Setup of lane 1:
==> flow/design.v <==
module badicecream(input         Clk,                 
                             Reset,               
                             frame_clk,           
                input [10:0]   DrawX, DrawY ,    
				input [15:0]   keycode,				  
               	output logic is_BI	,			 
				output logic [10:0] BI_X, BI_Y,
				input logic up_wall, down_wall , left_wall, right_wall,
				output logic [10:0] BI_X_Pos, BI_Y_Pos,
				output logic [5:0] BI_BlkX_Pos, BI_BlkY_Pos
              );
	enum logic[2:0] { 
					 right=3'b000, 
					 left=3'b001,
					 up=3'b010,
					 down=3'b011,
					 Halted=3'b100} Dir, Dir_in, Dir_delayed, Dir_delayed_in;
    parameter [10:0] BI_X_Corner = 11'd64;   
    parameter [10:0] BI_Y_Corner = 11'd95;   
    parameter [5:0] BI_Blk_X_Corner = 6'd1;   
    parameter [5:0] BI_Blk_Y_Corner = 6'd1;   
    parameter [10:0] BI_X_Step = 10'd1;       
    parameter [10:0] BI_Y_Step = 10'd1;       
    parameter  BI_sizeX = 6'd32;         
	parameter  BI_sizeY = 6'd48;
	logic [5:0] frame_counter, per_frame_counter;   
	logic [5:0] frame_counter_in, per_frame_counter_in;
	logic [5:0] pace_counter, pace_counter_in;
    logic [10:0] BI_X_Motion, BI_Y_Motion;
    logic [10:0] BI_X_Pos_in, BI_X_Motion_in, BI_Y_Pos_in, BI_Y_Motion_in;
	logic [5:0] BI_BlkX_Pos_in, BI_BlkY_Pos_in;
	logic [2:0] health;
	assign health = 3'd1;    
    logic frame_clk_delayed, frame_clk_rising_edge;
   always_ff @ (posedge Clk) 
	begin
        frame_clk_delayed <= frame_clk;
        frame_clk_rising_edge <= (frame_clk == 1'b1) && (frame_clk_delayed == 1'b0);
		if (Reset)
		begin
			frame_counter <= 6'b0;
			per_frame_counter <= 6'b0;
		end
		else
		begin
			frame_counter <= frame_counter_in;
			per_frame_counter <=  per_frame_counter_in;
		end
    end
	always_comb
	begin
		frame_counter_in = frame_counter;
		per_frame_counter_in = per_frame_counter;
		if (frame_clk_rising_edge)    
		begin
		per_frame_counter_in = per_frame_counter+6'b1;
		if((per_frame_counter) == 6'b000111)  
			begin
				per_frame_counter_in=6'b0;
				frame_counter_in = frame_counter+6'b1;
				if((frame_counter ) == 6'b100)  
				begin
					frame_counter_in=6'b0;
				end
			end
		end
	end
    always_ff @ (posedge Clk)
    begin
        if (Reset)
        begin
            BI_X_Pos <= BI_X_Corner;
            BI_Y_Pos <= BI_Y_Corner;
			BI_BlkX_Pos <= BI_Blk_X_Corner;
			BI_BlkY_Pos <= BI_Blk_Y_Corner;
            BI_X_Motion <= 10'd0;
            BI_Y_Motion <= 10'd0;
			pace_counter <= 6'd0;
				Dir <= Halted;
				Dir_delayed <= down;
        end
        else
        begin
			pace_counter <= pace_counter_in;
            BI_X_Pos <= BI_X_Pos_in;
            BI_Y_Pos <= BI_Y_Pos_in;
            BI_X_Motion <= BI_X_Motion_in;
            BI_Y_Motion <= BI_Y_Motion_in;
			BI_BlkX_Pos <= BI_BlkX_Pos_in;
			BI_BlkY_Pos <= BI_BlkY_Pos_in;
			Dir <= Dir_in;
			Dir_delayed <= Dir_delayed_in;
        end
    end
    always_comb
    begin
		pace_counter_in = pace_counter;
        BI_X_Pos_in = BI_X_Pos;
        BI_Y_Pos_in = BI_Y_Pos;
		BI_X_Motion_in = BI_X_Motion;
		BI_Y_Motion_in = BI_Y_Motion;
        BI_BlkX_Pos_in = BI_BlkX_Pos;    
        BI_BlkY_Pos_in = BI_BlkY_Pos;
		Dir_in = Dir;
		Dir_delayed_in = Dir_delayed;
		if(health != 0)
		begin
			if (frame_clk_rising_edge)
			begin
            	BI_X_Pos_in = BI_X_Pos + BI_X_Motion_in;
            	BI_Y_Pos_in = BI_Y_Pos + BI_Y_Motion_in;
				if (Dir == Halted)  
				begin
					if ((keycode[7:0] == 8'd26) || ((keycode[15:8] == 8'd26 )))  
					begin
						Dir_delayed_in = up;
						if(up_wall)
						begin
							BI_Y_Motion_in = 0;
							BI_X_Motion_in = 0;
							Dir_in = Halted;
						end
						else
						begin
							BI_Y_Motion_in = -BI_Y_Step;
							BI_X_Motion_in = 0;
							Dir_in = up;	
						end
					end
					else if (((keycode[7:0] == 8'd4) || keycode[15:8] == 8'd4 ))  
						begin
							Dir_delayed_in = left;
							if (left_wall)			
							begin
								BI_X_Motion_in = 0;
								BI_Y_Motion_in = 0;
								Dir_in = Halted;
							end
							else
							begin
								BI_Y_Motion_in = 0;
								BI_X_Motion_in = -BI_X_Step;
								Dir_in = left;
							end
						end
					else if((keycode[7:0] == 8'd22) || ((keycode[15:8] == 8'd22 )))  
						begin
							Dir_delayed_in = down;
							if (down_wall) 
							begin
								BI_Y_Motion_in = 0;
								BI_X_Motion_in = 0;
							Dir_in = Halted;
							end
							else
							begin
								BI_Y_Motion_in = BI_Y_Step;
								BI_X_Motion_in = 0;
								Dir_in = down;
							end
						end
					else if (((keycode[7:0]) == 8'd7) || ((keycode[15:8]) == 8'd7))  
						begin
							Dir_delayed_in = right;
							if(right_wall) 
							begin
								BI_X_Motion_in = 0;
								BI_Y_Motion_in = 0;
								Dir_in = Halted;
							end
							else
							begin
								BI_Y_Motion_in = 0;
								BI_X_Motion_in = BI_X_Step;
								Dir_in = right;	
							end
						end
					else
						begin              
						end
				end
				else  
				begin
					pace_counter_in = pace_counter + 6'd1;
					if(pace_counter == 6'd31)
					begin
						pace_counter_in = 6'd0;
						case(Dir)
							left:
							begin
								BI_BlkX_Pos_in = BI_BlkX_Pos -1;
							end
							right:
							begin
								BI_BlkX_Pos_in = BI_BlkX_Pos +1;
							end
							up:
							begin
								BI_BlkY_Pos_in = BI_BlkY_Pos -1;
							end
							down:
							begin
								BI_BlkY_Pos_in = BI_BlkY_Pos +1;
							end
							default:
							begin
								BI_BlkY_Pos_in = 0;  
							end
						endcase
						Dir_in = Halted;
						BI_Y_Motion_in = 0;
						BI_X_Motion_in = 0;						
					end
				end
			end
        end
    end
    int DistX, DistY, Size;
    assign DistX = DrawX - BI_X_Pos;
    assign DistY = DrawY - BI_Y_Pos;
    always_comb begin
		   if (DistX < BI_sizeX && DistX >= 0 && DistY<=0 && -DistY < BI_sizeY)
		  begin
        is_BI = 1'b1;
				BI_X = DrawX - BI_X_Pos+({5'b0, frame_counter}*32);
				BI_Y = DrawY - BI_Y_Pos+BI_sizeY-1+ Dir_delayed_in*48;
		  end
        else
		  begin
        is_BI = 1'b0;
				BI_X = 0;
				BI_Y = 0;
        end
    end
endmodule
clock: 7.16 ns
lec_check: 0
cap_margin: 20
core_margin: 2
core_utilization: 70
cts_cluster_diameter: 40
cts_cluster_size: 32
setup_slack_margin: 1.98
slew_margin: 20
run.sh (not shown) runs the stock make flow with config.mk's settings and CLKGATE_MAP_FILE=.
Lane 1 did not finish; the tool stopped in clock tree synthesis (4_1_cts) with error DPL-0033.
Inputs modified between lane 1 and lane 2:
Settings: swapping 40 for 37 in CTS_CLUSTER_DIAMETER; swapping 1.98 for 2.16 in SETUP_SLACK_MARGIN; swapping 32 for 22 in CTS_CLUSTER_SIZE; swapping 7.16 for 8.01 in the clock period (ns, I/O delays scaled along).
global routing (5_1_grt): lane 2 exited with error. Between lane 2 and lane 1, the difference in placeable core area is negligible. Re mean instance size in the synthesized netlist: no difference whatsoever between lane 1 and lane 2. Reported for lane 2 and lane 1, floorplan die area turned out identical to the last digit. Lane 2 vs lane 1, final weighted congestion of routability-driven global placement went up by about 1.2%. Count of flip-flops with a built-in enable after synthesis delta (lane 2 -> lane 1): insignificant. Compared with lane 1, in lane 2 number of placed instances, taps included has decreased, synthesized chip area reported by yosys ~0 delta. [compare] base=lane 1 new=lane 2: worst-case setup slack after placement +0.40 ns; post-synthesis cell count ~0 delta; number of buffers inserted by port buffering ~0 delta.
> inputs changed (lane 2 -> lane 3)
Settings: a deleted CTS_CLUSTER_SIZE that had been 22; a change of CORE_UTILIZATION from 70 to 12; a change of SETUP_SLACK_MARGIN from 2.16 to 0.2; a deleted CTS_CLUSTER_DIAMETER that had been 37; a change of the clock period (ns, I/O delays scaled along) from 8.01 to 8.45.
Lane 2 → lane 3: fraction of the core area occupied by cells at floorplan now smaller; number of buffers added to fix hold violations after cts comparable. The run showing the smaller final RePlAce weighted congestion is lane 3. Taking lane 2 as 1.0, lane 3 lands at 1.10 on half-perimeter wire length after detailed placement. Every stage of the flow completed for lane 3, and the final layout passed the timing, design-rule and antenna checks. Taking lane 2 as the reference point, the die boundary height of lane 3 rises by 140%. For the post-cts sizing count, lane 3 came in 115 lower than lane 2 did. Note that the die area recorded for lane 2 amounts to 0.18 times the value seen in lane 3.
## Diff of input files: lane 4 against lane 3
Settings: SETUP_SLACK_MARGIN changed from 0.2 to 1.58; CORE_UTILIZATION changed from 12 to 68; CTS_CLUSTER_DIAMETER newly set to 37; the clock period (ns, I/O delays scaled along) changed from 8.45 to 8.01.
### Flow results
- In lane 4, the detailed-router iteration count before antenna repair came out 1 above the value in lane 3.
- Relative to lane 3, share of power burned in the clock network has gone down in lane 4.
- Wire length essentially unchanged between lane 3 and lane 4.
- Floorplan utilization (higher): lane 4
- Re sequential share of layout area: lane 4 and lane 3 aren't equal, and the higher value belongs to lane 4.
- Comparing lane 4 and lane 3, the lower power was measured on lane 4.
- In lane 4, the final-layout clock buffer total came out 4 above the value in lane 3.
- | number of tapcells | lane 4 vs lane 3 | about 80% lower |
- Lane 3 and lane 4 ended up with roughly the same net count reported at finish.
- Taking lane 3 over lane 4, the met3 layer wire length in the routed design ratio works out to 0.77.
- In the flow results for lane 4 and lane 3, the hold slack is smaller on lane 4.
Setup changes, lane 4 to lane 5
Settings: clearing CTS_CLUSTER_DIAMETER, which used to be 37; swapping 68 for 64 in CORE_UTILIZATION; swapping 1.58 for -0.49 in SETUP_SLACK_MARGIN; swapping 8.01 for 6.6 in the clock period (ns, I/O delays scaled along).
==> results <==
- Lane 5: all stages done; final checks FAILED (setup timing).
- Power: lane 5 draws more than lane 4
- Compared to lane 4, lane 5 has measured slew at the worst slew-check pin 0.37 ns lower.
- From lane 5 to lane 4, post-synthesis xor/xnor area fraction did not move at all.
- Of lane 4 and lane 5, the run reporting the lower final RePlAce weighted congestion was lane 4.
- In terms of worst hold slack, lane 5 and lane 4 differ only marginally.
- On sequential share of layout area, lane 4 tracks lane 5 almost exactly.
Power and IR drop assume default switching activity.
